epsilon:
## cordic_dds
module cordic_dds #(
 parameter OUT_WIDTH = 16,
 parameter OUT_REGISTER_EN = 1,
 parameter FREQ_WORD_INIITIAL = 32'h6D3A06,  
 parameter PHASE_WORD_INIITIAL = 0,
 parameter K = 16'h4DBA
)(
 input                      clk,
 input                      rst_n,
 input                      cfg_vld,
 input      [31:0]          cfg_freq_word,
 input      [31:0]          cfg_phase_word,
 output reg                 sig_vld_o,
 output     [OUT_WIDTH-1:0] sin_o,
 output     [OUT_WIDTH-1:0] cos_o
    );
For scale: roughly 12000 cells after synthesis, ~100 I/O pins.
Settings: LEC_CHECK=0, ABC_AREA=1, CAP_MARGIN=20, CORE_ASPECT_RATIO=0.5, CORE_MARGIN=2, CORE_UTILIZATION=67, CTS_CLUSTER_DIAMETER=196, CTS_CLUSTER_SIZE=97, PLACE_DENSITY=0.36, SETUP_SLACK_MARGIN=-0.1, SLEW_MARGIN=20, TNS_END_PERCENT=10; clock period 1.77 ns.
run.sh (not shown) runs the stock make flow with config.mk's settings and CLKGATE_MAP_FILE=.
As the logs show, epsilon stopped at 5_1_grt after a tool error, so it never reached the end of the flow.
[inputs] alpha vs epsilon
# epsilon
export LEC_CHECK = 0
export ABC_AREA = 1
export CAP_MARGIN = 20
export CORE_ASPECT_RATIO = 0.5
export CORE_MARGIN = 2
export CORE_UTILIZATION = 67
export CTS_CLUSTER_DIAMETER = 196
export CTS_CLUSTER_SIZE = 97
export PLACE_DENSITY = 0.36
export SETUP_SLACK_MARGIN = -0.1
export SLEW_MARGIN = 20
export TNS_END_PERCENT = 10
create_clock -name core_clock -period 1.77 [get_ports {clk}]
# alpha
export LEC_CHECK = 0
export CAP_MARGIN = 20
export CORE_MARGIN = 2
export CORE_UTILIZATION = 61
export SETUP_SLACK_MARGIN = 0.76
export SLEW_MARGIN = 20
create_clock -name core_clock -period 2.59 [get_ports {clk}]
Results
Stage in which a tool error killed alpha: 5_1_grt. Worst slack at placement: alpha vs epsilon up 0.44 ns. Number of placed instances, taps included was higher in the run labelled epsilon. Number of resized instances in the post-cts repair step: alpha < epsilon. In the metrics for alpha and epsilon, the one carrying the higher area fraction in and, or, nand and nor cells is epsilon. Diff epsilon -> alpha | instance count of the mapped netlist | down by more than a quarter. And-or/or-and share of the synthesized area ended up 5.8 points higher on alpha than on epsilon.

== cedar ==
cordic_dds again, from the RTL that the note above started with.
Settings: LEC_CHECK=0, CAP_MARGIN=5, CELL_PAD_IN_SITES_DETAIL_PLACEMENT=1, CORE_ASPECT_RATIO=1.11, CORE_MARGIN=3, CORE_UTILIZATION=19, CTS_CLUSTER_SIZE=16, MAX_ROUTING_LAYER=met4, SETUP_SLACK_MARGIN=0.1, SLEW_MARGIN=20; clock period 5.0 ns.
Here is what was changed in the inputs of zinc compared with cedar.
==> flow/config.mk <==
export PLATFORM = sky130hd
export DESIGN_NAME = cordic_dds
export DESIGN_NICKNAME = cordic_dds
export VERILOG_FILES = /design/flow/design.v
export SDC_FILE = /design/flow/constraint.sdc
export NUM_CORES = 4
export LEC_CHECK = 0
export CAP_MARGIN = 20
export CORE_MARGIN = 2
export CORE_UTILIZATION = 58
export SLEW_MARGIN = 20
==> flow/constraint.sdc <==
create_clock -name core_clock -period 4.35 [get_ports {clk}]
set_input_delay 0.8700 -clock core_clock [delete_from_list [all_inputs] [get_ports {clk}]]
set_output_delay 0.8700 -clock core_clock [all_outputs]
set_load 0.01 [all_outputs]
Findings:
Between zinc and cedar, the minimum period implied by the final worst setup slack is lower for zinc. Setup slack down 460 ps in zinc wrt cedar. cedar -> zinc: flip-flop count delta 0, exact match. Taking cedar as the reference, in zinc count of clock-buffer cells in the layout went up; total wirelength of the detailed-routed design went down by 6.1%.
Changes in lagoon relative to zinc:
--- a/flow/config.mk
+++ b/flow/config.mk
@@ -7,5 +7,8 @@
 export LEC_CHECK = 0
 export CAP_MARGIN = 20
+export CELL_PAD_IN_SITES_GLOBAL_PLACEMENT = 0
 export CORE_MARGIN = 2
-export CORE_UTILIZATION = 58
-export SLEW_MARGIN = 20
+export CORE_UTILIZATION = 70
+export GPL_TIMING_DRIVEN = 1
+export SLEW_MARGIN = 5
+export TNS_END_PERCENT = 90
==> flow/constraint.sdc <==
create_clock -name core_clock -period 3.43 [get_ports {clk}]
set_input_delay 0.6860 -clock core_clock [delete_from_list [all_inputs] [get_ports {clk}]]
set_output_delay 0.6860 -clock core_clock [all_outputs]
set_load 0.01 [all_outputs]
Notes after the runs:
lagoon: complete, dirty (setup timing)
Between lagoon and zinc, it is lagoon whose TritonCTS buffer count is lower, by 3.4%.
lagoon ended with less sequential share of layout area than zinc.
zinc fits on a die that is larger than the die of lagoon.
Between zinc and lagoon, the storage element area does not differ in any meaningful way.
Of zinc and lagoon, zinc shows the higher required time of the critical path, with lagoon below it.
Relative to zinc, lagoon improves area inside the core boundary.
lagoon vs zinc: final worst-path setup slack down
First-pass detailed-route iteration total, zinc and lagoon: higher on zinc
Edits applied to the flow inputs when going from lagoon to juniper:
--- a/flow/config.mk
+++ b/flow/config.mk
@@ -7,8 +7,5 @@
 export LEC_CHECK = 0
 export CAP_MARGIN = 20
-export CELL_PAD_IN_SITES_GLOBAL_PLACEMENT = 0
 export CORE_MARGIN = 2
-export CORE_UTILIZATION = 70
-export GPL_TIMING_DRIVEN = 1
-export SLEW_MARGIN = 5
-export TNS_END_PERCENT = 90
+export CORE_UTILIZATION = 40
+export SLEW_MARGIN = 20
==> flow/constraint.sdc <==
create_clock -name core_clock -period 4.35 [get_ports {clk}]
set_input_delay 0.8700 -clock core_clock [delete_from_list [all_inputs] [get_ports {clk}]]
set_output_delay 0.8700 -clock core_clock [all_outputs]
set_load 0.01 [all_outputs]
Findings:
- Area growth from synthesis to layout, juniper and lagoon, higher one = lagoon.
- juniper finished end to end and its layout was clean on timing, DRC and antenna.
- juniper: post-placement cell count is 692 higher than what lagoon reported.
- juniper vs. lagoon: final cell count picked up an extra about 6%.
- NOTE cell area lagoon->juniper decreased by a few percent
- From lagoon to juniper the numbers moved as follows: number of nets in the layout has decreased; detailed-placement wirelength estimate increased about 2.5%; fmax decreased 43 MHz.
[inputs] willow vs juniper
--- a/flow/config.mk
+++ b/flow/config.mk
@@ -7,5 +7,6 @@
 export LEC_CHECK = 0
 export CAP_MARGIN = 20
-export CORE_MARGIN = 2
+export CORE_MARGIN = 3
 export CORE_UTILIZATION = 40
+export SETUP_SLACK_MARGIN = 0.1
 export SLEW_MARGIN = 20
==> flow/constraint.sdc <==
create_clock -name core_clock -period 5.0 [get_ports {clk}]
set_input_delay 1.0000 -clock core_clock [delete_from_list [all_inputs] [get_ports {clk}]]
set_output_delay 1.0000 -clock core_clock [all_outputs]
set_load 0.01 [all_outputs]
First-pass GRT wire length (higher): juniper
willow does worse than juniper on top achievable clock speed.
In the flow results for willow and juniper, the global-route usage is smaller on willow.
Taking willow as 1.0, juniper lands at 1.4 on buffer count excluding the clock tree in the final layout.
juniper → willow: combined flip-flop and latch cell area held steady; final RePlAce weighted congestion saw an increase; routed wire length decreased by about 0.53% relative to the old numbers; sequential share of layout area grew by 0.22 points.
Looking at cell type of the slowest stage on the worst timing path, the sky130_fd_sc_hd__o41ai_2 result is from juniper; the sky130_fd_sc_hd__a31oi_1 one comes from willow.
In willow, the cell area after layout came out 0.72% below the value in juniper.
Comparing willow and juniper, the higher final worst-path cycle share is on juniper.
The inputs of garnet differ from those of willow as listed below.
--- a/flow/config.mk
+++ b/flow/config.mk
@@ -6,7 +6,15 @@
 export NUM_CORES = 4
 export LEC_CHECK = 0
-export CAP_MARGIN = 20
+export ABC_AREA = 0
+export CAP_MARGIN = 5
+export CELL_PAD_IN_SITES_DETAIL_PLACEMENT = 1
+export CORE_ASPECT_RATIO = 1.11
 export CORE_MARGIN = 3
-export CORE_UTILIZATION = 40
+export CORE_UTILIZATION = 68
+export CTS_CLUSTER_DIAMETER = 201
+export CTS_CLUSTER_SIZE = 16
+export GPL_TIMING_DRIVEN = 0
+export MAX_ROUTING_LAYER = met4
+export MIN_ROUTING_LAYER = met2
 export SETUP_SLACK_MARGIN = 0.1
 export SLEW_MARGIN = 20
## What came out
willow went all the way through synthesis, placement and routing and the layout is clean on timing, DRC and antenna. For garnet, the flow was terminated by a tool error in clock tree synthesis (4_1_cts) and produced no final design. In the flow results for willow and garnet, the vertical die dimension is larger on willow. Delta (garnet minus willow): core utilization at floorplan higher; total cell area reported by yosys after synthesis roughly the same; horizontal die dimension lower; total half-perimeter wirelength after legalization and detailed placement higher. Compared garnet against willow; instance count of the mapped netlist within noise. willow → garnet: placement-stage worst setup slack went down by 1960 ps, final RePlAce weighted congestion went up by 0.15, die size went down by about 40%.
